==> flow/design.v (excerpt) <==
module master_ahb(
  input  logic        clk_master,
  input  logic        rst_master,
  input  logic        HREADY,          
  input  logic [31:0] HRDATA,          
  input  logic [31:0] data_top,
  input  logic        write_top,       
  input  logic [3:0]  beat_length,     
  input  logic        enb,             
  input  logic [31:0] addr_top,
  input  logic        wrap_enb,        
  output logic [31:0] HADDR,
  output logic        HWRITE,
  output logic [2:0]  HSIZE,
  output logic [31:0] HWDATA,
  output logic [2:0]  HBURST,
  output logic [1:0]  HTRANS,
  output logic fifo_empty,
  output logic fifo_full
);
  typedef enum logic [2:0] {
    S_IDLE                = 3'b000,
    S_WRITE_ADDR          = 3'b001,
    S_WRITE_DATA          = 3'b010
  } state_t;
  state_t present_state, next_state;
  logic [31:0] addr_internal;
  logic [3:0]  count;         
  logic [3:0]  wr_ptr;
  logic [3:0]  rd_ptr;
  localparam int MEM_DEPTH = 16;
  logic [31:0] mem [0:MEM_DEPTH-1];
  logic next_HWRITE;
  logic [2:0] next_HSIZE;                
  logic [31:0] next_HWDATA;
  logic [2:0] next_HBURST;
  logic [1:0] next_HTRANS;
  logic [4:0] fifo_count;  
  logic push, pop;
  assign push = write_top && (fifo_count < MEM_DEPTH);
  assign pop  = (present_state == S_WRITE_DATA) && HREADY &&
                (HBURST == 3'b011 || HBURST == 3'b000) && (fifo_count > 0);
  assign fifo_empty = (fifo_count == 0);
  assign fifo_full  = (fifo_count >= MEM_DEPTH-1);  
  always_ff @(posedge clk_master or posedge rst_master) begin
    if (rst_master) begin
      wr_ptr        <= 4'd0;
      rd_ptr        <= 4'd0;
      addr_internal <= 32'h0;
      count         <= 4'd0;
      present_state <= S_IDLE;
      HWRITE        <= 1'b0;
      HSIZE         <= 3'b010;
      HWDATA        <= 32'h0;
      HBURST        <= 3'b000;
      HTRANS        <= 2'b00;
      fifo_count    <= 5'd0;
      for (int i = 0; i < MEM_DEPTH; i = i + 1) mem[i] <= 32'h0;
  ...
Size in the first run: ~3,600 cells after synthesis, roughly 600 flip-flops, ~180 I/O pins, roughly 28,000 um2 of cells after synthesis.
clock: 3.79 ns
lec_check: 0
abc_area: 1
cap_margin: 20
cell_pad_in_sites_global_placement: 3
core_margin: 5
core_utilization: 40
cts_cluster_size: 86
gpl_routability_driven: 0
min_routing_layer: met2
place_density_lb_addon: 0.04
slew_margin: 20
tns_end_percent: 85
run.sh (not shown) runs the stock make flow with config.mk's settings and CLKGATE_MAP_FILE=.
Next try:
Settings changed: ABC_AREA 1 to default, CELL_PAD_IN_SITES_GLOBAL_PLACEMENT 3 to default, CORE_MARGIN 5 to 2, CORE_UTILIZATION 40 to 21, CTS_CLUSTER_SIZE 86 to default, GPL_ROUTABILITY_DRIVEN 0 to default, MIN_ROUTING_LAYER met2 to default, PLACE_DENSITY from default to 0.6, PLACE_DENSITY_LB_ADDON 0.04 to default, TNS_END_PERCENT 85 to default.
Clock period 3.79 ns to 6.69 ns, I/O delays scaled along.
What happened:
- The changed run finished clean
- power shrinks by 55%
- flip-flop count is unchanged
- hold slack improves by 0.018 ns
- worst setup slack improves by 1.7 ns
- wire length shrinks by 12%
- cell area shrinks by 1.0%
- clock skew barely changes
- via count shrinks by 44%
- sequential share of layout area grows by 0.49 points
Next try:
Settings changed: CORE_UTILIZATION 21 to 66, CTS_CLUSTER_SIZE from default to 46, PLACE_DENSITY 0.6 to default, SETUP_SLACK_MARGIN from default to 0.68.
Clock period 6.69 ns to 2.59 ns, I/O delays scaled along.
Outcome: The changed run completed and failed the layout checks on negative setup slack. Total power goes up to 2.7 times its value. Routed wire length goes up by 2.2%. Die size goes down by 68%. Worst hold slack degrades by 0.058 ns. Cell count goes down by 25%. Clock skew goes down by 0.011 ns. Final area goes up by 6.3%. Critical path depth goes up by 8. Sequential cell count is unchanged. Count of clock-buffer cells in the layout goes down by 20.
Next try:
Settings changed: ABC_AREA from default to 1, CORE_MARGIN 2 to 10, CORE_UTILIZATION 66 to 40, CTS_CLUSTER_DIAMETER from default to 302, CTS_CLUSTER_SIZE 46 to 18, GPL_ROUTABILITY_DRIVEN from default to 0, MIN_ROUTING_LAYER from default to met1, PLACE_DENSITY from default to 0.6, SETUP_SLACK_MARGIN 0.68 to default, SLEW_MARGIN 20 to 40, TNS_END_PERCENT from default to 45.
What happened: With this change the flow passed the timing, DRC and antenna checks; via count grows by 12%; utilization went down by 39 points; die area grows by 90%; final cell count went up by 53%; combinational power climbs by 55%; final area falls by 6.5%.
Next try:
Settings changed: ABC_AREA 1 to default, CORE_MARGIN 10 to 2, CORE_UTILIZATION 40 to 42, CTS_CLUSTER_DIAMETER 302 to default, CTS_CLUSTER_SIZE 18 to default, GPL_ROUTABILITY_DRIVEN 0 to default, MIN_ROUTING_LAYER met1 to default, SLEW_MARGIN 40 to 20, TNS_END_PERCENT 45 to default.
Clock period 2.59 ns to 3.84 ns, I/O delays scaled along.
What happened:
- final area came out lower by 1.5%
- via count came out lower by 19%
- cell count came out lower by 31%
- worst setup slack gets better by 0.067 ns
- synthesized cell count came out lower by 40%
- core utilization came out higher by 3.5 points
- wire length came out lower by 3.9%
- die area came out lower by 18%
- global-route usage came out higher by 4.2 points
- critical path depth came out lower by 8
- total power came out lower by 39%


run A:
master_ahb again, from the RTL that the note above started with.
## master_ahb
module master_ahb(
  input  logic        clk_master,
  input  logic        rst_master,
  input  logic        HREADY,          
  input  logic [31:0] HRDATA,          
  input  logic [31:0] data_top,
  input  logic        write_top,       
  input  logic [3:0]  beat_length,     
  input  logic        enb,             
  input  logic [31:0] addr_top,
  input  logic        wrap_enb,        
  output logic [31:0] HADDR,
  output logic        HWRITE,
  output logic [2:0]  HSIZE,
  output logic [31:0] HWDATA,
  output logic [2:0]  HBURST,
  output logic [1:0]  HTRANS,
  output logic fifo_empty,
  output logic fifo_full
);
  typedef enum logic [2:0] {
    S_IDLE                = 3'b000,
    S_WRITE_ADDR          = 3'b001,
    S_WRITE_DATA          = 3'b010
  } state_t;
  state_t present_state, next_state;
  logic [31:0] addr_internal;
  logic [3:0]  count;         
  logic [3:0]  wr_ptr;
  logic [3:0]  rd_ptr;
  localparam int MEM_DEPTH = 16;
  logic [31:0] mem [0:MEM_DEPTH-1];
  logic next_HWRITE;
  logic [2:0] next_HSIZE;                
  logic [31:0] next_HWDATA;
  logic [2:0] next_HBURST;
  logic [1:0] next_HTRANS;
  logic [4:0] fifo_count;  
  logic push, pop;
  assign push = write_top && (fifo_count < MEM_DEPTH);
  assign pop  = (present_state == S_WRITE_DATA) && HREADY &&
                (HBURST == 3'b011 || HBURST == 3'b000) && (fifo_count > 0);
  assign fifo_empty = (fifo_count == 0);
  assign fifo_full  = (fifo_count >= MEM_DEPTH-1);  
  ...
Settings: LEC_CHECK=0, CAP_MARGIN=40, CELL_PAD_IN_SITES_DETAIL_PLACEMENT=0, CORE_MARGIN=2, CORE_UTILIZATION=71, CTS_CLUSTER_DIAMETER=363, CTS_CLUSTER_SIZE=13, HOLD_SLACK_MARGIN=0.29, MAX_ROUTING_LAYER=met5, PLACE_DENSITY=0.78, SETUP_SLACK_MARGIN=-0.15, SLEW_MARGIN=30, TNS_END_PERCENT=100; clock period 2.36 ns.
Run A: complete, dirty (setup timing)
--- input diff run A..run B ---
Settings: HOLD_SLACK_MARGIN no longer set, was 0.29; CORE_UTILIZATION now 40, was 71; SLEW_MARGIN now 20, was 30; CTS_CLUSTER_SIZE no longer set, was 13; PLACE_DENSITY now 0.6, was 0.78; CELL_PAD_IN_SITES_DETAIL_PLACEMENT no longer set, was 0; TNS_END_PERCENT no longer set, was 100; CAP_MARGIN now 20, was 40; CTS_CLUSTER_DIAMETER no longer set, was 363; SETUP_SLACK_MARGIN no longer set, was -0.15; MAX_ROUTING_LAYER no longer set, was met5; the clock period (ns, I/O delays scaled along) now 3.84, was 2.36.
Findings:
Run B did not stop at any stage, and its layout met the timing, DRC and antenna checks.
Area of the multi-input gates in run B is 120 µm² below run A.
Worst max-slew margin expressed relative to the limit: run B vs run A down 25 points
Higher met3 usage in global routing goes to run A over run B.
Diff run A -> run B: power of the clock network saw a decrease; worst setup slack went up by 0.82 ns; net switching component of the power has decreased.
Edits applied to the flow inputs when going from run B to run C:
Settings: a deleted PLACE_DENSITY that had been 0.6; a change of CAP_MARGIN from 20 to 0; an added CTS_CLUSTER_SIZE of 33; an added SETUP_SLACK_MARGIN of 0.74; an added TNS_END_PERCENT of 75; an added PLACE_DENSITY_LB_ADDON of 0.01; a change of CORE_UTILIZATION from 40 to 70; a change of the clock period (ns, I/O delays scaled along) from 3.84 to 2.57.
[summary]
The layout from run C, despite a flow that completed every stage, fails the layout checks, with the failing checks listed as setup timing.
[compare] base=run B new=run C: worst-case setup margin in the final layout -0.76 ns, overall power after layout +about 55%.
Sort run C and run B by combinational cell fraction of total power desc -> top: run C
The run with more routed wire is run C, not run B.
A worst-path cell with the longest stage delay of sky130_fd_sc_hd__clkdlybuf4s50_1 is what run B shows, while sky130_fd_sc_hd__or4_4 belongs to run C.
Power attributed to sequential cells (higher): run C
What run D does differently from run C at the input level:
Settings: TNS_END_PERCENT: 75 -> unset; CAP_MARGIN: 0 -> 20; PLACE_DENSITY_LB_ADDON: 0.01 -> unset; SETUP_SLACK_MARGIN: 0.74 -> unset; CTS_CLUSTER_SIZE: 33 -> unset; CORE_UTILIZATION: 70 -> 71; the clock period (ns, I/O delays scaled along): 2.57 -> 3.58.
Findings:
Run D reached the final stage; the timing, DRC and antenna checks on its layout passed. Summary: with run C as the reference, final routed wirelength across all metal layers in run D moved down by more than 10%. Clock-pin slew of the registers on the worst-case setup and hold paths: run C vs run D, no meaningful difference. Re critical path arrival: run C was higher than run D. Looking at startpoint of the most critical setup path, the fifo_count[3]$_DFFE_PP0P_ result is from run D; the fifo_count[4]$_DFFE_PP0P_ one comes from run C. Instance area at placement went down by a few percent going from run C to run D.
Power is estimated from default activity; no workload was simulated.
